## pepper
==> flow/design.v (excerpt) <==
module hopselection(
clk_6M, rstz, p_033us,
regi_isMaster,
ps_pagerespTO,
fk_page,
scancase,
m_half_tslot_p,
connsnewslave, connsnewmaster,
txbit_period, rxbit_period,
fkset_p,   
psackfhs, pagetxfhs, pagetmp, pagerxackfhs ,
corre_threshold,
psrxfhs_succ_p,
psrxfhs,
pstxid,
m_tslot_p, ms_tslot_p,
ps_N_incr_p,
pageAB_2Npage_count, 
Atrain,
regi_interlace_offset, regi_page_k_nudge,
regi_AFH_mode,
regi_AFH_N, regi_AFH_channel_map,
ps, gips, is, giis, page, inquiry, mpr, spr, ir, conns,
prs_clock_frozen, prm_clock_frozen,
CLK, CLKE, CLKN, BD_ADDR,
counter_isFHS,
fk,
fk_chg_p, fk_chg_p_ff,
fk_pstxid
);
make LEC_CHECK=0 ABC_AREA=1 CAP_MARGIN=20 CORE_MARGIN=2 CORE_UTILIZATION=71 CTS_CLUSTER_DIAMETER=232 CTS_CLUSTER_SIZE=37 HOLD_SLACK_MARGIN=0.3 MAX_ROUTING_LAYER=met4 PLACE_DENSITY_LB_ADDON=0.05 SETUP_SLACK_MARGIN=4.44 SLEW_MARGIN=20 finish   # period 15.1 ns
run.sh (not shown) runs the stock make flow with config.mk's settings and CLKGATE_MAP_FILE=.
pepper never completed, since it errored out during global routing.
#### Input delta (ember over pepper)
# pepper
export LEC_CHECK = 0
export ABC_AREA = 1
export CAP_MARGIN = 20
export CORE_MARGIN = 2
export CORE_UTILIZATION = 71
export CTS_CLUSTER_DIAMETER = 232
export CTS_CLUSTER_SIZE = 37
export HOLD_SLACK_MARGIN = 0.3
export MAX_ROUTING_LAYER = met4
export PLACE_DENSITY_LB_ADDON = 0.05
export SETUP_SLACK_MARGIN = 4.44
export SLEW_MARGIN = 20
create_clock -name core_clock -period 15.1 [get_ports {clk_6M}]
# ember
export LEC_CHECK = 0
export CAP_MARGIN = 20
export CORE_MARGIN = 2
export CORE_UTILIZATION = 52
export CTS_CLUSTER_SIZE = 99
export PLACE_DENSITY = 0.6
export SLEW_MARGIN = 20
create_clock -name core_clock -period 21.1 [get_ports {clk_6M}]
- ember finished all stages; the layout is clean.
- From pepper to ember the numbers moved as follows: sequential cell area fraction in the yosys report went down; cell count listed in synth_stat.txt saw a decrease; floorplan die area increased by 38% relative to the old numbers.
- ember has fraction of the mapped netlist area in simple logic gates below what pepper had.
- Cell count after synthesis delta for ember relative to pepper: 560 lower
- Comparing pepper and ember, the lower yosys-reported design area after synthesis is on pepper.
- The x dimension of the die of ember is higher than that of pepper.
- Comparing pepper and ember, post-synthesis share of cell area spent on xor and xnor gates is higher on ember.
Edits applied to the flow inputs when going from ember to sierra:
# ember
export LEC_CHECK = 0
export CAP_MARGIN = 20
export CORE_MARGIN = 2
export CORE_UTILIZATION = 52
export CTS_CLUSTER_SIZE = 99
export PLACE_DENSITY = 0.6
export SLEW_MARGIN = 20
create_clock -name core_clock -period 21.1 [get_ports {clk_6M}]
# sierra
export LEC_CHECK = 0
export ABC_AREA = 1
export CAP_MARGIN = 15
export CORE_MARGIN = 2
export CORE_UTILIZATION = 72
export CTS_CLUSTER_DIAMETER = 142
export CTS_CLUSTER_SIZE = 99
export HOLD_SLACK_MARGIN = -0.06
export PLACE_DENSITY = 0.6
export SLEW_MARGIN = 20
create_clock -name core_clock -period 21.1 [get_ports {clk_6M}]
[summary]
| wire length | sierra vs ember | about 15% higher |. Against ember, sierra comes in 3.1 points lower on xor/xnor share of the synthesized area. Of ember and sierra, the lower reported combinational group power belongs to sierra. The register share of the cell area of sierra exceeds that of ember by 0.60 points. In the reports for ember and sierra, the larger number of buffers and inverters on the critical path belongs to sierra. sierra ends up with a relative area change from synthesis to final layout that is 1.4 points lower than in ember. The met1 global-route usage of sierra is higher than that of ember. The non-clock buffer count in ember is 1.10 times that in sierra. Compared with ember, sierra is more frugal on power. Portion of total power attributed to the clock network in sierra is 1.0 points higher than in ember. sierra was carried through to the last stage, and its layout satisfied the timing, design-rule and antenna checks.
[inputs] amber vs sierra
# sierra
export LEC_CHECK = 0
export ABC_AREA = 1
export CAP_MARGIN = 15
export CORE_MARGIN = 2
export CORE_UTILIZATION = 72
export CTS_CLUSTER_DIAMETER = 142
export CTS_CLUSTER_SIZE = 99
export HOLD_SLACK_MARGIN = -0.06
export PLACE_DENSITY = 0.6
export SLEW_MARGIN = 20
create_clock -name core_clock -period 21.1 [get_ports {clk_6M}]
# amber
export LEC_CHECK = 0
export CAP_MARGIN = 20
export CORE_MARGIN = 2
export CORE_UTILIZATION = 43
export PLACE_DENSITY = 0.6
export SLEW_MARGIN = 20
create_clock -name core_clock -period 23.1 [get_ports {clk_6M}]
Results
amber | status: complete | timing, DRC, antenna: pass. sierra: flow completed, timing, DRC and antenna clean. The count of buffering cells on the critical path with inverters included in amber sits 1 above the value recorded for sierra. Looking at area fraction of clock buffers and clock inverters, amber sits 0.16 points below sierra. Placed standard-cell area is higher on amber. Summary — well-tap cell count, amber relative to sierra: higher, by 67%. On cell area after layout: amber sits above sierra.

---

hopselection again, from the RTL that the note above started with.
make LEC_CHECK=0 CAP_MARGIN=40 CORE_MARGIN=2 CORE_UTILIZATION=70 CTS_CLUSTER_DIAMETER=57 CTS_CLUSTER_SIZE=14 SETUP_SLACK_MARGIN=3.71 SLEW_MARGIN=20 finish   # period 13.9 ns
The starting point did not get past global routing.
Edit:
Settings changed: CAP_MARGIN 40 to 20, CORE_UTILIZATION 70 to 66, CTS_CLUSTER_DIAMETER 57 to 232, CTS_CLUSTER_SIZE 14 to unset, SETUP_SLACK_MARGIN 3.71 to unset.
Clock period 13.9 ns to 15.1 ns, I/O delays scaled along.
Effect: Now the flow finished but fails on negative setup slack; synthesized area stays the same; synthesized cell count stays the same; die area is higher by 5.9%.
Edit:
Settings changed: ABC_AREA set to 1, CORE_UTILIZATION 66 to 68, CTS_CLUSTER_SIZE set to 37, HOLD_SLACK_MARGIN set to 0.3, MAX_ROUTING_LAYER set to met4, SETUP_SLACK_MARGIN set to 0.04.
Effect: The new run ran to the end with violations: negative setup slack; total power came out lower by 9.8%; clock power stays flat; worst hold slack loses 0.018 ns; wire length came out higher by about 4%; count of clock-buffer cells in the layout falls by 1; clock skew barely changes.
Edit:
Settings changed: ABC_AREA 1 to unset, CORE_UTILIZATION 68 to 69, CTS_CLUSTER_DIAMETER 232 to unset, CTS_CLUSTER_SIZE 37 to 14, HOLD_SLACK_MARGIN 0.3 to unset, MAX_ROUTING_LAYER met4 to unset, SETUP_SLACK_MARGIN 0.04 to unset.
Clock period 15.1 ns to 13.9 ns, I/O delays scaled along.
=> Now the flow did not get past global routing (GRT-0232); synthesized area rose by 1.9%; die size climbs by 0.39%; synthesized cell count is lower by 22%.

---

Starting RTL as in the previous note.
export LEC_CHECK = 0
export ABC_AREA = 1
export CAP_MARGIN = 10
export CORE_MARGIN = 2
export CORE_UTILIZATION = 72
export CTS_CLUSTER_DIAMETER = 396
export CTS_CLUSTER_SIZE = 52
export PLACE_DENSITY = 0.6
export SETUP_SLACK_MARGIN = 3.84
export SLEW_MARGIN = 20
create_clock -name core_clock -period 13.2 [get_ports {clk_6M}]
The first run never finished: it broke off in clock tree synthesis.
Change:
--- a/flow/config.mk
+++ b/flow/config.mk
@@ -8,9 +8,8 @@
 export ABC_AREA = 1
-export CAP_MARGIN = 10
+export CAP_MARGIN = 20
 export CORE_MARGIN = 2
 export CORE_UTILIZATION = 72
-export CTS_CLUSTER_DIAMETER = 396
-export CTS_CLUSTER_SIZE = 52
+export CTS_CLUSTER_DIAMETER = 142
+export CTS_CLUSTER_SIZE = 99
 export PLACE_DENSITY = 0.6
-export SETUP_SLACK_MARGIN = 3.84
 export SLEW_MARGIN = 20
==> flow/constraint.sdc (replaced) <==
create_clock -name core_clock -period 21.1 [get_ports {clk_6M}]
set_input_delay 4.2200 -clock core_clock [delete_from_list [all_inputs] [get_ports {clk_6M}]]
set_output_delay 4.2200 -clock core_clock [all_outputs]
set_load 0.01 [all_outputs]
The changed run completed without violations.
Die area stays the same.
Area after synthesis is unchanged.
Synthesized cell count is unchanged.

---

hopselection again, from the RTL that the note above started with.
Settings: LEC_CHECK=0, CAP_MARGIN=5, CORE_ASPECT_RATIO=0.97, CORE_MARGIN=9, CORE_UTILIZATION=28, CTS_CLUSTER_DIAMETER=375, CTS_CLUSTER_SIZE=93, GPL_TIMING_DRIVEN=1, MAX_ROUTING_LAYER=met4, PLACE_DENSITY_LB_ADDON=0.2, SLEW_MARGIN=20; clock period 17.0 ns.
The starting point completed, yet does not pass: setup timing.
Then changed:
CAP_MARGIN = 0   (was 5)
CORE_ASPECT_RATIO = not set   (was 0.97)
CTS_CLUSTER_SIZE = not set   (was 93)
GPL_TIMING_DRIVEN = not set   (was 1)
MAX_ROUTING_LAYER = met5   (was met4)
PLACE_DENSITY_LB_ADDON = 0.01   (was 0.2)
SETUP_SLACK_MARGIN = 2.53   (was not set)
clock period = 35.9 ns   (was 17.0 ns; I/O delays follow)
=>
- With this change the flow ran to the end with no violations
- cell count falls by 7.8%
- total power falls by 63%
- hold slack gets worse by 0.012 ns
Then changed:
CAP_MARGIN = 20   (was 0)
CORE_MARGIN = 2   (was 9)
CORE_UTILIZATION = 40   (was 28)
CTS_CLUSTER_DIAMETER = not set   (was 375)
MAX_ROUTING_LAYER = not set   (was met5)
PLACE_DENSITY = 0.6   (was not set)
PLACE_DENSITY_LB_ADDON = not set   (was 0.01)
SETUP_SLACK_MARGIN = not set   (was 2.53)
clock period = 25.0 ns   (was 35.9 ns; I/O delays follow)
What happened:
- hold slack is better by 0.0064 ns
- worst setup slack is worse by 6.5 ns
- wire length fell by 15%
- area after synthesis stays the same
- final cell count went down by 8.5%
Then changed:
CORE_MARGIN = 7   (was 2)
CORE_UTILIZATION = 45   (was 40)
CTS_CLUSTER_DIAMETER = 328   (was not set)
CTS_CLUSTER_SIZE = 100   (was not set)
PLACE_DENSITY = 0.35   (was 0.6)
Via count shrinks by 0.65%.
Utilization is higher by 5.5 points.
Die size fell by 1.9%.
Hold slack gets worse by 0.0090 ns.
Critical path depth climbs by 2.
Clock power goes down by 10%.
Final cell count went down by 2.3%.
Power decreases by 2.0%.
Global-route usage grows by 0.54 points.
Cell area is lower by 0.58%.
Then changed:
ABC_AREA = 1   (was not set)
CAP_MARGIN = 25   (was 20)
CORE_MARGIN = 2   (was 7)
CORE_UTILIZATION = 18   (was 45)
CTS_CLUSTER_DIAMETER = not set   (was 328)
CTS_CLUSTER_SIZE = not set   (was 100)
GPL_ROUTABILITY_DRIVEN = 1   (was not set)
HOLD_SLACK_MARGIN = 0.19   (was not set)
PLACE_DENSITY = 0.6   (was 0.35)
SLEW_MARGIN = 25   (was 20)
TNS_END_PERCENT = 100   (was not set)
The changed run went through all stages and came out clean. Count of clock-buffer cells in the layout stays the same. Setup slack improved by 1.4 ns. Sequential power is about the same.

---

Setup of P:
hopselection again, from the RTL that the note above started with.
make LEC_CHECK=0 CAP_MARGIN=20 CORE_MARGIN=7 CORE_UTILIZATION=68 CTS_CLUSTER_DIAMETER=328 CTS_CLUSTER_SIZE=100 SETUP_SLACK_MARGIN=-1.16 SLEW_MARGIN=20 finish   # period 25.0 ns
The flow did not stop early for P: all stages ran, and the layout cleared the timing, design-rule and antenna checks.
For Q, these inputs were changed with respect to P:
--- a/flow/config.mk
+++ b/flow/config.mk
@@ -10 +10 @@
-export CORE_UTILIZATION = 68
+export CORE_UTILIZATION = 45
@@ -12,0 +13 @@
+export PLACE_DENSITY_LB_ADDON = 0.3
@@ -14,0 +16 @@
+export TNS_END_PERCENT = 20
### Flow results
In terms of total power, P and Q differ only marginally.
When the final numbers for Q and P were put side by side, the initial antenna violation count turned out to be smaller in P.
Q vs P: cell count after placement up in Q
Summary of Q over P: relative contribution of the clock network to total power rose 0.5 points, setup slack rose 0.18 ns, detailed route wirelength on metal3 fell 10%.
Inputs modified between Q and R:
--- a/flow/config.mk
+++ b/flow/config.mk
@@ -9,4 +9,6 @@
-export CORE_MARGIN = 7
-export CORE_UTILIZATION = 45
-export CTS_CLUSTER_DIAMETER = 328
-export CTS_CLUSTER_SIZE = 100
+export CELL_PAD_IN_SITES_GLOBAL_PLACEMENT = 3
+export CORE_ASPECT_RATIO = 0.5
+export CORE_MARGIN = 9
+export CORE_UTILIZATION = 40
+export CTS_CLUSTER_DIAMETER = 270
+export CTS_CLUSTER_SIZE = 45
@@ -14 +16 @@
-export SETUP_SLACK_MARGIN = -1.16
+export SETUP_SLACK_MARGIN = -1.01
@@ -16 +18 @@
-export TNS_END_PERCENT = 20
+export TNS_END_PERCENT = 15
Findings:
Diff Q -> R | die extent in x | increase of 49%. From Q to R the numbers moved as follows: worst setup slack before clock tree synthesis lower; final core utilization lower; portion of total power attributed to the clock network lower; wire length of the first global-routing pass higher. Re number of non-clock buffers in the layout: Q and R aren't equal, and the lower value belongs to Q. Diff Q and R: final worst clock skew lower in Q.
What S does differently from R at the input level:
==> flow/config.mk <==
export PLATFORM = sky130hd
export DESIGN_NAME = hopselection
export DESIGN_NICKNAME = hopselection
export VERILOG_FILES = /design/flow/design.v
export SDC_FILE = /design/flow/constraint.sdc
export NUM_CORES = 4
export LEC_CHECK = 0
export CAP_MARGIN = 20
export CORE_MARGIN = 2
export CORE_UTILIZATION = 18
export GPL_ROUTABILITY_DRIVEN = 0
export PLACE_DENSITY = 0.6
export SLEW_MARGIN = 20
export TNS_END_PERCENT = 55
--- outcome ---
In S, the clock network fraction of design power came out 0.7 points above the value in R. Final area came out higher on S than on R. Compared with R, in S number of standard cells in the layout, taps in and fillers out higher; via count went up; part of the total power dissipated in combinational logic now smaller. From R to S the numbers moved as follows: initial antenna violation count rose 1; core utilization before placement fell 23 points; count of buffer and inverter cells on the critical path fell 1; clock tree cell share of total cell area about even. Across R and S, the outcome is the same: a clean finish for every run. Routed wire length up 1.9 mm in S wrt R. On register-to-register slack, R and S are basically level.
Relative to S, the following input files were edited for T:
--- a/flow/config.mk
+++ b/flow/config.mk
@@ -8 +8,2 @@
-export CAP_MARGIN = 20
+export ABC_AREA = 0
+export CAP_MARGIN = 25
@@ -10,2 +11,4 @@
-export CORE_UTILIZATION = 18
-export GPL_ROUTABILITY_DRIVEN = 0
+export CORE_UTILIZATION = 70
+export GPL_ROUTABILITY_DRIVEN = 1
+export HOLD_SLACK_MARGIN = 0.19
+export MAX_ROUTING_LAYER = met4
@@ -13,2 +16,2 @@
-export SLEW_MARGIN = 20
-export TNS_END_PERCENT = 55
+export SLEW_MARGIN = 25
+export TNS_END_PERCENT = 100
## What came out
Measured against S, the clock group power of T comes out at 0.938 times the reference value.
Compared with S, T shows share of power burned in the clock network lower by 0.9 points.
Taking T as 1.0, S lands at 1.09 on placed wire-length estimate.
Going from S to T, final total power held; routed length on met2 went up about 6%; final-layout fill cell count went down 85%; portion of total power attributed to combinational logic went up 0.8 points.
Higher worst setup slack goes to T over S.
For area of the die, dividing the value from T by the value from S gives 0.26.

---

== run 1 ==
hopselection again, from the RTL that the note above started with.
clock: 15.4 ns
lec_check: 0
abc_area: 1
cap_margin: 20
core_margin: 2
core_utilization: 70
cts_cluster_diameter: 234
cts_cluster_size: 72
hold_slack_margin: 0.29
max_routing_layer: met4
place_density: 0.65
setup_slack_margin: 4.01
slew_margin: 20
tns_end_percent: 5
Run 1: aborted in 5_1_grt (tool error)
> inputs changed (run 1 -> run 2)
- CORE_UTILIZATION: 70 -> 66
- ABC_AREA: 1 -> unset
- CTS_CLUSTER_SIZE: 72 -> unset
- SETUP_SLACK_MARGIN: 4.01 -> unset
- HOLD_SLACK_MARGIN: 0.29 -> unset
- CTS_CLUSTER_DIAMETER: 234 -> 238
- PLACE_DENSITY: 0.65 -> 0.6
- the clock period (ns, I/O delays scaled along): 15.4 -> 16.2
==> comparison <==
Across run 2 and run 1, no clean finish was achieved.
Nothing crashed in run 2 and all stages finished; the problem is that the final layout failed, the offending checks being negative setup slack.
Run 1 is listed as incomplete: the tool reported an error in 5_1_grt and the run ended there.
For the adder-cell share of the synthesized area, run 2 came in 0.26 points lower than run 1 did.
Diff run 1 -> run 2 | vertical die dimension | up by a few percent
Against run 1, synthesized area in run 2 rose slightly.
Placed standard-cell area, run 2 vs run 1: up by a few percent
Of run 2 and run 1, it is run 2 that has the lower cell count after placement.
Total nets after synthesis: lower on run 2
Comparing AND-OR/OR-AND share of the synthesized area for run 2 and run 1, the bigger number came from run 2.
Synthesized cell count: higher on run 1
Compared run 2 vs run 1, and portion of netlist area occupied by mux cells is up in run 2.
Tally of unique sky130hd cells used after synthesis was lower in run 1 than in run 2.
[run 2 vs run 1] area enclosed by the die boundary: higher in run 2
## Diff of input files: run 3 against run 2
- CTS_CLUSTER_DIAMETER: 238 -> 234
- CORE_UTILIZATION: 66 -> 65
- the clock period (ns, I/O delays scaled along): 16.2 -> 16.3
- Layout checks on run 3: not met. Flow itself completed; violations: negative setup slack.
- From run 2 to run 3 the numbers moved as follows: number of buffers inserted to repair setup after CTS higher; worst-case setup margin in the final layout increased by 0.11 ns relative to the old numbers; clock-buffer cell count went up 1; vertical die dimension higher.
- Against run 2, the final cell area of run 3 is higher.
- Max effective utilization at floorplan across run 2 and run 3: run 2
Edits applied to the flow inputs when going from run 3 to run 4:
- MAX_ROUTING_LAYER: met4 -> unset
- CORE_UTILIZATION: 65 -> 40
- CTS_CLUSTER_DIAMETER: 234 -> unset
- TNS_END_PERCENT: 5 -> unset
- the clock period (ns, I/O delays scaled along): 16.3 -> 23.1
Findings:
- On buffer count from post-CTS setup fixing: between run 3 and run 4, it ends up lower for run 4.
- Against run 3, run 4 comes in 9.7% lower on design area.
- The highest routing layer actually used comes out met5 in one run and met4 in the other, namely in run 4 and run 3 respectively.
- Number of signal-net buffers in the layout (higher): run 3
- Final clock period utilization by the worst path (lower): run 4
- Summary — number of vias per cell, run 4 relative to run 3: lower, by 14%.
- Run 4 against run 3: utilization decreased by 38 points relative to the old numbers; number of well taps increased by 244 relative to the old numbers; worst-case setup margin in the final layout increased by 2.53 ns relative to the old numbers.
- Between run 3 and run 4, the flow reports number of logic stages on the critical path including buffering increasing slightly.
- No stage failed in run 4, and the final checks on the layout all came back clean.
- Comparing run 3 and run 4, via count is lower on run 4.
- Layout overhead on the synthesized area ended up 13 points lower on run 4 than on run 3.
## Diff of input files: run 5 against run 4
- CORE_UTILIZATION now 58, was 40
- PLACE_DENSITY no longer set, was 0.6
- the clock period (ns, I/O delays scaled along) now 12.8, was 23.1
## What came out
- Run 5 finished all stages; layout check result: FAIL, due to negative setup slack.
- Clock latency at the later pin of the worst-skew pair ended up 0.02 ns higher on run 5 than on run 4.
- Delta (run 5 minus run 4): headroom to the max-slew limit lower, area added between synthesis and finish higher.
- When run 5 is measured against run 4, its utilization turns out 35 points higher.
- Count of clock buffers in the final design for run 5 is lower than for run 4.
- The higher total power after layout came out of run 5.
- Between run 5 and run 4, the final clock period utilization by the worst path is lower for run 4.
- Leakage power on run 5 is behind run 4.
- Run 5 falls short of run 4 in initial DRC count.
- Between run 5 and run 4, it is run 5 whose vertical die dimension is lower, by about 17%.
- Final design instance area without fill went up by more than 10% going from run 4 to run 5.
> inputs changed (run 5 -> run 6)
- ABC_AREA: unset -> 1
- SETUP_SLACK_MARGIN: unset -> -1.28
- CORE_UTILIZATION: 58 -> 70
- CTS_CLUSTER_DIAMETER: unset -> 226
- HOLD_SLACK_MARGIN: unset -> 0.28
### Flow results
Die size: run 6 is under run 5. Stage in which a tool error killed run 6: 5_1_grt. Comparing netlist area before placement for run 6 and run 5, the smaller number came from run 6. In run 6 relative to run 5, post-detailed-placement half-perimeter wirelength had gone up by more than 10%.
Power figures rest on the tool's default switching activity, not on a simulated workload.
